Design chip_to_symbol, start of the top module:
module chip_to_symbol 
(
input logic         i_clk,
input logic         i_rst_n,
input logic         i_stream,
input logic         i_stream_valid,
output logic [3:0]  o_symbol,
output logic        o_symbol_valid       
);
export LEC_CHECK = 0
export ABC_AREA = 0
export CAP_MARGIN = 20
export CELL_PAD_IN_SITES_DETAIL_PLACEMENT = 1
export CELL_PAD_IN_SITES_GLOBAL_PLACEMENT = 0
export CORE_ASPECT_RATIO = 0.6
export CORE_MARGIN = 2
export CORE_UTILIZATION = 32
export CTS_CLUSTER_DIAMETER = 225
export GPL_ROUTABILITY_DRIVEN = 1
export GPL_TIMING_DRIVEN = 1
export MIN_ROUTING_LAYER = met2
export SLEW_MARGIN = 25
create_clock -name core_clock -period 8.8 [get_ports {i_clk}]
run.sh (not shown) runs the stock make flow with config.mk's settings and CLKGATE_MAP_FILE=.
The baseline stopped in 5_1_grt.
==> next run, changes <==
ABC_AREA = unset   (was 0)
CELL_PAD_IN_SITES_DETAIL_PLACEMENT = unset   (was 1)
CELL_PAD_IN_SITES_GLOBAL_PLACEMENT = unset   (was 0)
CORE_ASPECT_RATIO = unset   (was 0.6)
CORE_UTILIZATION = 66   (was 32)
CTS_CLUSTER_DIAMETER = unset   (was 225)
GPL_ROUTABILITY_DRIVEN = unset   (was 1)
GPL_TIMING_DRIVEN = unset   (was 1)
MIN_ROUTING_LAYER = unset   (was met2)
SETUP_SLACK_MARGIN = 1.05   (was unset)
SLEW_MARGIN = 20   (was 25)
clock period = 4.06 ns   (was 8.8 ns; I/O delays follow)
Effect: The changed run ran to the end with violations: setup timing. Synthesized area is unchanged. Die area went down by 51%. Synthesized cell count is unchanged.
==> next run, changes <==
ABC_AREA = 1   (was unset)
CORE_UTILIZATION = 57   (was 66)
SETUP_SLACK_MARGIN = 0.52   (was 1.05)
clock period = 5.1 ns   (was 4.06 ns; I/O delays follow)
Effect: The new run passed the timing, DRC and antenna checks; synthesized area went down by a few percent; final cell count went down slightly; first-iteration DRC count went down by a quarter to a third; worst hold slack loses 0.014 ns; clock-buffer cell count does not change; synthesized cell count went up by a little under a tenth; worst setup slack gains 1.3 ns; routed wire length went down by about a fifth; design area went down by about a fifth; register-to-register slack gains 0.56 ns.

========
## run A
Starting RTL as in the previous note.
// chip_to_symbol
module chip_to_symbol 
(
input logic         i_clk,
input logic         i_rst_n,
input logic         i_stream,
input logic         i_stream_valid,
output logic [3:0]  o_symbol,
output logic        o_symbol_valid       
);
export LEC_CHECK = 0
export ABC_AREA = 1
export CAP_MARGIN = 20
export CORE_MARGIN = 2
export CORE_UTILIZATION = 72
export CTS_CLUSTER_DIAMETER = 376
export CTS_CLUSTER_SIZE = 96
export PLACE_DENSITY = 0.38
export SETUP_SLACK_MARGIN = 0.35
export SLEW_MARGIN = 20
export TNS_END_PERCENT = 10
create_clock -name core_clock -period 4.09 [get_ports {i_clk}]
Run A finished all stages; however, its layout fails the closing checks, the failures being negative setup slack.
> inputs changed (run A -> run B)
- GPL_ROUTABILITY_DRIVEN: unset -> 0
- CTS_CLUSTER_SIZE: 96 -> unset
- SETUP_SLACK_MARGIN: 0.35 -> unset
- CTS_CLUSTER_DIAMETER: 376 -> unset
- the clock period (ns, I/O delays scaled along): 4.09 -> 4.22
Notes after the runs:
- [flow] run B | stages: complete | final checks: fail | reason: negative setup slack
- Run B vs. run A: utilization went down by 0.94 points.
- | data arrival time of the worst path | run B vs run A | 0.47 ns higher |
- Run B -> run A: die size flat
Modified inputs, run C compared to run B
- an added CTS_CLUSTER_SIZE of 96
- a change of PLACE_DENSITY from 0.38 to 0.83
- an added CTS_CLUSTER_DIAMETER of 400
- an added SETUP_SLACK_MARGIN of 1.04
Notes after the runs:
- Run C ran in full, but the layout does not pass; the checks complain about negative setup slack.
- Comparing run C and run B, the lower buffers inserted during post-CTS setup optimization was measured on run B.
- Number of stages on the worst setup path, run C and run B, higher one = run C.
- For later-pin clock latency in the skew report, run B and run C come out practically identical.
- Maximum number of pins on one net before global-route repair: run C < run B
- Fraction of met3 tracks used by global routing, run C and run B, higher one = run B.
- Run C vs. run B: final area went up by 480 sq um; highest attainable clock frequency went up by 17%.
Modified inputs, run D compared to run C
- a deleted SETUP_SLACK_MARGIN that had been 1.04
- a deleted GPL_ROUTABILITY_DRIVEN that had been 0
- a deleted CTS_CLUSTER_SIZE that had been 96
- a deleted TNS_END_PERCENT that had been 10
- a deleted CTS_CLUSTER_DIAMETER that had been 400
- a deleted ABC_AREA that had been 1
- a change of CORE_UTILIZATION from 72 to 21
- a deleted PLACE_DENSITY that had been 0.83
- a change of the clock period (ns, I/O delays scaled along) from 4.22 to 15.6
Notes after the runs:
Part of the Yosys area used for sequential elements (lower): run D. Having completed the whole flow, run D delivered a layout that passed the timing, DRC and antenna checks. Run D vs. run C: final net count fell 463; cell area after synthesis rose about 5.3%. On standard-cell row count: between run C and run D, it ends up lower for run C. Run D reports its cell with the largest stage delay on the worst path as a2111oi_0 while run C reports dfrtp_1. Per the comparison of run D with run C, floorplan die height picked up an extra about 90%; synthesized cell count -244. Diff run C -> run D | final-layout clock buffer total | increase of 1.

========
chip_to_symbol again, from the RTL that the note above started with.
==> flow/config.mk <==
export PLATFORM = sky130hd
export DESIGN_NAME = chip_to_symbol
export DESIGN_NICKNAME = chip_to_symbol
export VERILOG_FILES = /design/flow/design.v
export SDC_FILE = /design/flow/constraint.sdc
export NUM_CORES = 4
export LEC_CHECK = 0
export ABC_AREA = 1
export CAP_MARGIN = 20
export CORE_MARGIN = 2
export CORE_UTILIZATION = 72
export CTS_CLUSTER_DIAMETER = 383
export CTS_CLUSTER_SIZE = 96
export GPL_ROUTABILITY_DRIVEN = 0
export PLACE_DENSITY = 0.82
export SETUP_SLACK_MARGIN = 1.26
export SLEW_MARGIN = 20
export TNS_END_PERCENT = 10
==> flow/constraint.sdc <==
create_clock -name core_clock -period 4.22 [get_ports {i_clk}]
set_input_delay 0.8440 -clock core_clock [delete_from_list [all_inputs] [get_ports {i_clk}]]
set_output_delay 0.8440 -clock core_clock [all_outputs]
set_load 0.01 [all_outputs]
The baseline aborted during 5_1_grt.
Edit:
- ABC_AREA: 1 -> unset
- CORE_UTILIZATION: 72 -> 40
- CTS_CLUSTER_DIAMETER: 383 -> unset
- CTS_CLUSTER_SIZE: 96 -> unset
- GPL_ROUTABILITY_DRIVEN: 0 -> unset
- PLACE_DENSITY: 0.82 -> unset
- SETUP_SLACK_MARGIN: 1.26 -> unset
- TNS_END_PERCENT: 10 -> unset
- clock period: 4.22 -> 10.0 ns (I/O delays scaled with it)
Result: Now the flow passed the timing, DRC and antenna checks; synthesized cell count decreases by a little under a tenth; die size increases by well over a third; synthesized area increases by a few percent.
Edit:
- clock period: 10.0 -> 7.27 ns (I/O delays scaled with it)
The new run finished with timing, DRC and antenna clean.
Via count stays flat.
Global-route usage rose by 0.40 points.
First-iteration DRC count fell slightly.
Die size does not change.
Core utilization rose by 0.17 points.
Routed wire length rose slightly.
Clock skew barely changes.
Edit:
- CORE_UTILIZATION: 40 -> 16
=> The new run finished clean. Routed wire length shrinks by 0.40%. Design area grows by 5.9%. Worst hold slack is better by 0.0034 ns. Sequential cell count does not change. Synthesized cell count does not change. Worst setup slack is worse by 0.014 ns.
Edit:
- CORE_UTILIZATION: 16 -> 70
- CTS_CLUSTER_DIAMETER: unset -> 353
- HOLD_SLACK_MARGIN: unset -> -0.09
- clock period: 7.27 -> 4.49 ns (I/O delays scaled with it)
The new run finished with negative setup slack left.
Register-to-register slack is worse by 2.6 ns.
Wire length rose by 2.1%.
Hold slack is better by 0.0097 ns.
Area after synthesis is unchanged.
Via count rose by 16%.
Design area rose by 5.8%.
Non-clock buffer count rose by 274.
Sequential share of layout area fell by 0.48 points.
Utilization rose by 67 points.

========
== build 71 ==
Starting RTL as in the previous note.
clock: 4.05 ns
lec_check: 0
abc_area: 1
cap_margin: 20
cell_pad_in_sites_detail_placement: 0
cell_pad_in_sites_global_placement: 0
core_margin: 2
core_utilization: 72
cts_cluster_diameter: 45
cts_cluster_size: 22
gpl_timing_driven: 1
place_density_lb_addon: 0.29
setup_slack_margin: -0.13
slew_margin: 35
Build 71 terminated abnormally: global routing (5_1_grt) reported GRT-0116.
The following lists how build 14 was set up differently from build 71:
==> flow/config.mk <==
export PLATFORM = sky130hd
export DESIGN_NAME = chip_to_symbol
export DESIGN_NICKNAME = chip_to_symbol
export VERILOG_FILES = /design/flow/design.v
export SDC_FILE = /design/flow/constraint.sdc
export NUM_CORES = 4
export LEC_CHECK = 0
export ABC_AREA = 1
export CAP_MARGIN = 15
export CORE_MARGIN = 2
export CORE_UTILIZATION = 72
export CTS_CLUSTER_DIAMETER = 353
export CTS_CLUSTER_SIZE = 72
export HOLD_SLACK_MARGIN = -0.09
export SETUP_SLACK_MARGIN = 0.32
export SLEW_MARGIN = 5
export TNS_END_PERCENT = 100
## What came out
- Complete run, failing final checks: build 14, reason negative setup slack.
- For build 71, the flow was terminated by a tool error in global routing (5_1_grt) and produced no final design.
- Delta (build 14 minus build 71): global placer's final weighted congestion fell 0.0091; detailed placement HPWL now sits lower.
- Taking build 71 as the reference, in build 14 synthesis area per yosys flat; adder and majority gate portion of the synthesized area flat; synthesized cell area flat; worst setup slack before clock tree synthesis down 0.24 ns; core outline area flat.
What build 29 does differently from build 14 at the input level:
==> flow/config.mk <==
export PLATFORM = sky130hd
export DESIGN_NAME = chip_to_symbol
export DESIGN_NICKNAME = chip_to_symbol
export VERILOG_FILES = /design/flow/design.v
export SDC_FILE = /design/flow/constraint.sdc
export NUM_CORES = 4
export LEC_CHECK = 0
export CAP_MARGIN = 5
export CORE_MARGIN = 2
export CORE_UTILIZATION = 72
export CTS_CLUSTER_SIZE = 17
export SETUP_SLACK_MARGIN = 0.93
export SLEW_MARGIN = 15
==> flow/constraint.sdc <==
create_clock -name core_clock -period 3.12 [get_ports {i_clk}]
set_input_delay 0.6240 -clock core_clock [delete_from_list [all_inputs] [get_ports {i_clk}]]
set_output_delay 0.6240 -clock core_clock [all_outputs]
set_load 0.01 [all_outputs]
## What came out
- Relative to build 14, the detailed placer's ending HPWL of build 29 is higher by 22000 um.
- Comparing build 29 and build 14, synthesized-area fraction occupied by ao, oa, aoi and oai cells is lower on build 14.
- Build 29 is listed as incomplete: the tool reported an error in clock tree synthesis (4_1_cts) and the run ended there.
- Relative to build 14, minimum setup slack after placement has decreased by 0.91 ns in build 29.
- Going from build 14 to build 29, post-synthesis chip area from yosys picked up an extra 5.3%; number of nets at floorplan lost about 6%; number of standard cells after synthesis lost about 8%; number of rows in the core area picked up an extra 2.
What build 15 does differently from build 29 at the input level:
==> flow/config.mk <==
export PLATFORM = sky130hd
export DESIGN_NAME = chip_to_symbol
export DESIGN_NICKNAME = chip_to_symbol
export VERILOG_FILES = /design/flow/design.v
export SDC_FILE = /design/flow/constraint.sdc
export NUM_CORES = 4
export LEC_CHECK = 0
export CAP_MARGIN = 20
export CORE_MARGIN = 2
export CORE_UTILIZATION = 72
export SETUP_SLACK_MARGIN = -0.57
export SLEW_MARGIN = 20
==> flow/constraint.sdc <==
create_clock -name core_clock -period 9.16 [get_ports {i_clk}]
set_input_delay 1.8320 -clock core_clock [delete_from_list [all_inputs] [get_ports {i_clk}]]
set_output_delay 1.8320 -clock core_clock [all_outputs]
set_load 0.01 [all_outputs]
Notes after the runs:
The flow did not stop early for build 15: all stages ran, and the layout cleared the timing, DRC and antenna checks.
As far as tally of unique sky130hd cells used after synthesis goes, build 15 and build 29 are indistinguishable; the numbers are identical.
Placement-stage cell area, build 15 and build 29: lower on build 15
Setup slack after placement on build 15 is ahead of build 29.

========
Setup of tundra:
Starting RTL as in the previous note.
// chip_to_symbol
module chip_to_symbol 
(
input logic         i_clk,
input logic         i_rst_n,
input logic         i_stream,
input logic         i_stream_valid,
output logic [3:0]  o_symbol,
output logic        o_symbol_valid       
);
Settings: LEC_CHECK=0, ABC_AREA=1, CAP_MARGIN=20, CELL_PAD_IN_SITES_DETAIL_PLACEMENT=1, CORE_MARGIN=8, CORE_UTILIZATION=27, CTS_CLUSTER_DIAMETER=288, GPL_TIMING_DRIVEN=0, HOLD_SLACK_MARGIN=-0.08, MAX_ROUTING_LAYER=met4, SLEW_MARGIN=20, TNS_END_PERCENT=70; clock period 8.15 ns.
tundra | stages: all done | timing, DRC, antenna: all pass
Edits applied to the flow inputs when going from tundra to willow:
Settings: clearing ABC_AREA, which used to be 1; swapping 8 for 2 in CORE_MARGIN; clearing HOLD_SLACK_MARGIN, which used to be -0.08; swapping 27 for 61 in CORE_UTILIZATION; clearing GPL_TIMING_DRIVEN, which used to be 0; clearing CELL_PAD_IN_SITES_DETAIL_PLACEMENT, which used to be 1; clearing MAX_ROUTING_LAYER, which used to be met4; clearing CTS_CLUSTER_DIAMETER, which used to be 288; swapping 8.15 for 10.0 in the clock period (ns, I/O delays scaled along).
Results
Looking at synthesis area per yosys, willow sits about 5.3% above tundra. Total number of cells along the worst setup path: willow vs tundra down 3. Lower vertical die dimension goes to willow over tundra. Delta (willow minus tundra): synthesized cell count dropped 7.8%; post-route met1 wirelength dropped 15%. willow vs tundra — weighted congestion at the end of routability-driven global placement climbed by more than 10%. Relative to tundra, the final cell area reported for willow is higher. Routed wire length shrinks by a few percent when moving from tundra to willow. tundra → willow: yosys stat cell total fell 244, via count rose about 1.2%.
Input changes introduced in ember (baseline for comparison: willow):
Settings: changing SLEW_MARGIN from 20 to 15; setting HOLD_SLACK_MARGIN to 0.12 for the first time; setting GPL_TIMING_DRIVEN to 0 for the first time; setting ABC_AREA to 1 for the first time; changing CORE_UTILIZATION from 61 to 40; removing TNS_END_PERCENT (formerly 70); setting CTS_CLUSTER_SIZE to 49 for the first time.
--- outcome ---
Going from willow to ember, post-route non-filler standard cell count saw an increase, synthesized chip area reported by yosys saw a decrease, flop share of the area saw an increase, routed wire length saw a decrease, register share after synthesis saw an increase. ember vs willow — wire length of the first global-routing pass dropped 8.8%. Post-route cell area (lower): ember. Max HPWL after detailed placement across ember and willow: willow. Delta (ember minus willow): post-route worst hold slack dropped 89 ps.
### ember -> raven
Settings: CTS_CLUSTER_SIZE: 49 -> unset; GPL_TIMING_DRIVEN: 0 -> unset; CTS_CLUSTER_DIAMETER: unset -> 267; HOLD_SLACK_MARGIN: 0.12 -> -0.08; SLEW_MARGIN: 15 -> 20; TNS_END_PERCENT: unset -> 70; CORE_UTILIZATION: 40 -> 27; MAX_ROUTING_LAYER: unset -> met4; CELL_PAD_IN_SITES_DETAIL_PLACEMENT: unset -> 1; CORE_MARGIN: 2 -> 8.
[summary]
First-pass GRT wire length delta for raven relative to ember: 13% higher
On proportion of cell area spent on the clock network, ember tracks raven almost exactly.
ember fits on a die that is smaller than the die of raven.
Compared to ember, raven reaches a lower achievable clock.
The higher final non-filler cell total came out of raven.
In the tables for ember and raven, relative area change from synthesis to final layout reads higher with raven.
raven vs ember, length of the first detailed-routing pass in iterations went down by 1.
s_ones_counter[0][3]$_DFFE_PN0P_ as the launch point of the worst path was reported by ember, and s_ones_counter[4][3]$_DFFE_PN0P_ by raven.
Final instance area (raven over ember): increase, 2.2%
Compared to ember, the router laid down more metal wire for raven.
